==> job 728: inputs <==
==> flow/design.v <==
module apb_fifo (
    input  wire                   clk,         
    input  wire                   rst,         
    input  wire                   psel,        
    input  wire [3:0]            paddr,       
    input  wire [31:0]            pwdata,      
    input  wire                   penable,     
    input  wire                   pwrite,      
    output reg  [31:0]            prdata,      
    output reg                    pready       
);
parameter DEPTH = 16;   
parameter idle = 0, check_op = 1, write_data = 2, read_data =3,send_ready = 4;
reg [2:0] state;
reg [3:0] addr ;
 reg [31:0] wdata,rdata;
  reg [31:0] mem [0:15];
reg [3:0] wr_ptr;    
reg [3:0] rd_ptr;    
reg [4:0] count;     
reg [1:0] cwait;
always @(posedge clk or negedge rst) begin
    if (rst == 0) begin
        for(int i = 0; i<16;i++)
        begin
        mem[i] <= 0;
        end
        wr_ptr <= 0;
        rd_ptr <= 0;
        count <= 0;
        pready <= 0;
        state   <= idle;
        pready <= 0;
        prdata <= 0;
        addr   <= 0;
        wdata  <= 0;
        rdata  <= 0;
        cwait  <= 0;
    end else begin
        case(state)
        idle:
        begin
            wr_ptr <= 0;
            rd_ptr <= 0;
            count <= 0;
            pready <= 0;
            prdata <= 0;
            addr   <= 0;
            wdata  <= 0;
            rdata  <= 0;
            cwait  <= 0;
            state <= check_op;
        end
        check_op:
        begin
         if (penable && psel && pwrite && count != 15)
         begin 
            state   <= write_data;
            addr    <= paddr;
            wdata   <= pwdata;
         end
         else if (penable && psel && !pwrite && count != 0)
         begin
            state  <= read_data;
            addr   <= paddr;
         end
         else 
            state  <= check_op;
        end
        write_data:
        begin
            mem[addr] <= wdata;
            if(cwait < 2)
            begin
              state <= write_data;
              cwait <= cwait + 1;
            end
            else
            begin
               cwait <= 0;
               pready <= 1'b1;
               state <= send_ready;
               wr_ptr <= wr_ptr + 1;
               count  <= count  + 1;
            end
        end
        read_data : begin
            rdata <= mem[addr];
            if(cwait < 2)
            begin
              state <= read_data;
              cwait <= cwait + 1;
            end
            else
            begin
               cwait <= 0;
               state <= send_ready;
               pready <= 1'b1;
               prdata <= rdata;
               rd_ptr <= rd_ptr + 1;
               count  <= count  - 1;
            end
        end
        send_ready: begin
           state  <= check_op;
           pready <= 1'b0;    
         end
     endcase
     end
   end  
endmodule
==> flow/run.sh <==
#!/bin/bash
# the make line also repeats each setting of config.mk as NAME=value (left out here)
make -C /OpenROAD-flow-scripts/flow DESIGN_CONFIG=/design/flow/config.mk WORK_HOME=/design/flow/orfs CLKGATE_MAP_FILE= finish
==> flow/config.mk <==
export PLATFORM = sky130hd
export DESIGN_NAME = apb_fifo
export DESIGN_NICKNAME = apb_fifo
export VERILOG_FILES = /design/flow/design.v
export SDC_FILE = /design/flow/constraint.sdc
export NUM_CORES = 4
export LEC_CHECK = 0
export CAP_MARGIN = 0
export CORE_MARGIN = 2
export CORE_UTILIZATION = 70
export CTS_CLUSTER_SIZE = 33
export PLACE_DENSITY_LB_ADDON = 0.01
export SETUP_SLACK_MARGIN = 0.74
export SLEW_MARGIN = 20
export TNS_END_PERCENT = 75
==> flow/constraint.sdc <==
create_clock -name core_clock -period 2.57 [get_ports {clk}]
set_input_delay 0.5140 -clock core_clock [delete_from_list [all_inputs] [get_ports {clk}]]
set_output_delay 0.5140 -clock core_clock [all_outputs]
set_load 0.01 [all_outputs]
==> job 4286 (differences from job 728) <==
CAP_MARGIN = 20   (was 0)
CORE_ASPECT_RATIO = 0.94   (was unset)
CORE_UTILIZATION = 72   (was 70)
CTS_CLUSTER_SIZE = 15   (was 33)
PLACE_DENSITY_LB_ADDON = 0.03   (was 0.01)
SETUP_SLACK_MARGIN = 0.55   (was 0.74)
TNS_END_PERCENT = unset   (was 75)
==> flow/constraint.sdc (replaced) <==
create_clock -name core_clock -period 1.89 [get_ports {clk}]
set_input_delay 0.3780 -clock core_clock [delete_from_list [all_inputs] [get_ports {clk}]]
set_output_delay 0.3780 -clock core_clock [all_outputs]
set_load 0.01 [all_outputs]
==> job 4979 (differences from job 728) <==
ABC_AREA = 1   (was unset)
CAP_MARGIN = 20   (was 0)
CELL_PAD_IN_SITES_DETAIL_PLACEMENT = 0   (was unset)
CORE_ASPECT_RATIO = 0.69   (was unset)
CORE_UTILIZATION = 23   (was 70)
CTS_CLUSTER_DIAMETER = 360   (was unset)
CTS_CLUSTER_SIZE = unset   (was 33)
GPL_ROUTABILITY_DRIVEN = 1   (was unset)
GPL_TIMING_DRIVEN = 1   (was unset)
PLACE_DENSITY_LB_ADDON = 0.16   (was 0.01)
SETUP_SLACK_MARGIN = unset   (was 0.74)
TNS_END_PERCENT = unset   (was 75)
==> flow/constraint.sdc (replaced) <==
create_clock -name core_clock -period 2.69 [get_ports {clk}]
set_input_delay 0.5380 -clock core_clock [delete_from_list [all_inputs] [get_ports {clk}]]
set_output_delay 0.5380 -clock core_clock [all_outputs]
set_load 0.01 [all_outputs]
==> results <==
- Job 4286 ended with an error in global routing (5_1_grt), error ODB-0269. Job 728 ran to the end with no violations. Job 4979 finished with timing, DRC and antenna clean.
- Of job 728 and job 4979, job 4979 has the higher synthesized cell count (gap 36%, measured against job 4979).
- Of job 4979 and job 728, job 728 has the higher wire length (gap about 13%, measured against job 728).
- Against job 728, the non-clock buffer count of job 4979 is lower by 164.
- First-iteration DRC count: job 4979 is smaller than job 728 (about 38%).
- Clock-buffer cell count: job 728 is lower than job 4979 (9).
- Against job 4979, the critical path depth of job 728 is lower by 5.
- Between job 4979 and job 728, the lower core utilization is in job 4979 (gap 63 points).
- In job 728 the final area is higher than in job 4979, by 10%.
- In job 728 the combinational power is larger than in job 4979, by about 70%.
- Die area, highest first: job 4979, job 728, job 4286.
==> figures <==
item	job 728	job 4979	job 4286
Area of the core	39,460 µm²	116,900 µm²	37,990 µm²
Number of fill cells	1,237	12,680	-
Dpl hpwl	43.69 mm	62.79 mm	48.16 mm
Antenna diodes	0	1	-
Amount of wire on met2 after detailed routing	48.17 mm	39.49 mm	-
Number of vias in the routed layout	22,790	22,060	-
Ratio of layout area to synthesized area	1.2929x	1.2019x	-
Worst hold slack across all endpoints	0.4093 ns	0.3800 ns	-
Result of the run	timing/DRC/antenna clean	timing/DRC/antenna clean	stopped before the end
Failing step	-	-	global routing (5_1_grt)
Routed metal-1 wire length	36.54 mm	54.32 mm	-
Post-Synth AOI/OAI Area	0.1212	0.1230	0.1212
Worst hold-check path type	primary input to async pin	primary input to async pin	-
Slowest-stage cell, CP	sky130_fd_sc_hd__dfstp_2	sky130_fd_sc_hd__o21ai_0	-
Critical path depth in cells	6	11	-
Fraction of area in multi-input gates	0.3517	0.3137	-
Worst VDD drop	0.0008316 V	0.0008921 V	-
Total routed wirelength	116.4 mm	101.2 mm	-
Clock insertion delay at the later pin of the skew report	0.67 ns	0.65 ns	-
Fraction of power consumed by the clock network	0.195	0.277	-
Netlist area before placement	27,820 µm²	27,150 µm²	27,820 µm²
Register fraction of the total cell area	0.4353	0.4795	-

* * *

==> inputs of try-sierra <==
RTL: the design.v shown in full above, as it stands there.
Settings: LEC_CHECK=0, ABC_AREA=0, CAP_MARGIN=20, CELL_PAD_IN_SITES_DETAIL_PLACEMENT=1, CELL_PAD_IN_SITES_GLOBAL_PLACEMENT=2, CORE_ASPECT_RATIO=1.85, CORE_MARGIN=2, CORE_UTILIZATION=40, CTS_CLUSTER_SIZE=51, HOLD_SLACK_MARGIN=0.02, MIN_ROUTING_LAYER=met1, PLACE_DENSITY_LB_ADDON=0.26, SETUP_SLACK_MARGIN=1.29, SLEW_MARGIN=20, TNS_END_PERCENT=25; clock period 5.0 ns.
run.sh (not shown) runs the stock make flow with config.mk's settings and CLKGATE_MAP_FILE=.
==> try-raven: changes against try-sierra <==
Settings changed: ABC_AREA 0 to not set, CELL_PAD_IN_SITES_DETAIL_PLACEMENT 1 to not set, CELL_PAD_IN_SITES_GLOBAL_PLACEMENT 2 to not set, CORE_ASPECT_RATIO 1.85 to not set, CORE_UTILIZATION 40 to 72, CTS_CLUSTER_SIZE 51 to 15, HOLD_SLACK_MARGIN 0.02 to not set, MIN_ROUTING_LAYER met1 to not set, PLACE_DENSITY_LB_ADDON 0.26 to not set, SETUP_SLACK_MARGIN 1.29 to not set, TNS_END_PERCENT 25 to not set.
==> flow/constraint.sdc (replaced) <==
create_clock -name core_clock -period 1.89 [get_ports {clk}]
set_input_delay 0.3780 -clock core_clock [delete_from_list [all_inputs] [get_ports {clk}]]
set_output_delay 0.3780 -clock core_clock [all_outputs]
set_load 0.01 [all_outputs]
==> try-garnet: changes against try-sierra <==
Settings changed: ABC_AREA 0 to not set, CAP_MARGIN 20 to 0, CELL_PAD_IN_SITES_DETAIL_PLACEMENT 1 to not set, CELL_PAD_IN_SITES_GLOBAL_PLACEMENT 2 to not set, CORE_ASPECT_RATIO 1.85 to not set, CORE_UTILIZATION 40 to 70, CTS_CLUSTER_SIZE 51 to 33, HOLD_SLACK_MARGIN 0.02 to not set, MIN_ROUTING_LAYER met1 to not set, PLACE_DENSITY_LB_ADDON 0.26 to not set, SETUP_SLACK_MARGIN 1.29 to not set, TNS_END_PERCENT 25 to not set.
==> flow/constraint.sdc (replaced) <==
create_clock -name core_clock -period 2.57 [get_ports {clk}]
set_input_delay 0.5140 -clock core_clock [delete_from_list [all_inputs] [get_ports {clk}]]
set_output_delay 0.5140 -clock core_clock [all_outputs]
set_load 0.01 [all_outputs]
==> CHANGELOG.md <==
### Implementation results

- Status: timing/DRC/antenna clean
- P_clk: 4.57 mW
- Total power: roughly 19 mW
- Via total after detailed routing: 17,708
- DIE AREA: 0.0718 mm²
- Buf+Inv Stages, Crit Path: 2
- Multi-input gates: roughly 1,300
- Crit path DRT: 5490 ps
- Cell family with most CP delay: simple AND/OR/NAND/NOR gates
- Crit path time final: 3220 ps
- RSZ-0062 raised after global routing: false
Source of the figures above: try-sierra

==> CHANGELOG.md <==
### Implementation results

- DIE AREA: just over 0.04 mm²
- Cell family with most CP delay: buffers and inverters
- Layout check faults: negative setup slack
- Via total after detailed routing: 20,383
- P_clk: 12.1 mW
- Total power: roughly 56 mW
- Status: failed layout checks
- Buf+Inv Stages, Crit Path: 3
- RSZ-0062 raised after global routing: true
- Crit path time final: 2030 ps
- Setup slack after layout: -139 ps
- Crit path DRT: 2390 ps
- Setup violators final: 343
Source of the figures above: try-raven

==> CHANGELOG.md <==
### Implementation results

- Status: timing/DRC/antenna clean
- Max layer used: met4
- Crit path time final: 2380 ps
- Core Util, Final: 0.800
- Crit path DRT: 3110 ps
- Setup slack after layout: 186 ps
- Via total after detailed routing: 18,540
- GR Util met3: 0.0636
- RSZ-0062 raised after global routing: false
- Tap Count: ~530
- Flops & latches, synth: ~630
- Ys cells: 2,086
- Number of enable flip-flop cells: 0
- Final WL: 74,700 µm
- Vias in the first global route: 19,654
- Multi-input gates: 1,265
- Synth area leader: dfrtp_1
Source of the figures above: try-garnet

Power figures rest on the tool's default switching activity, not on a simulated workload.
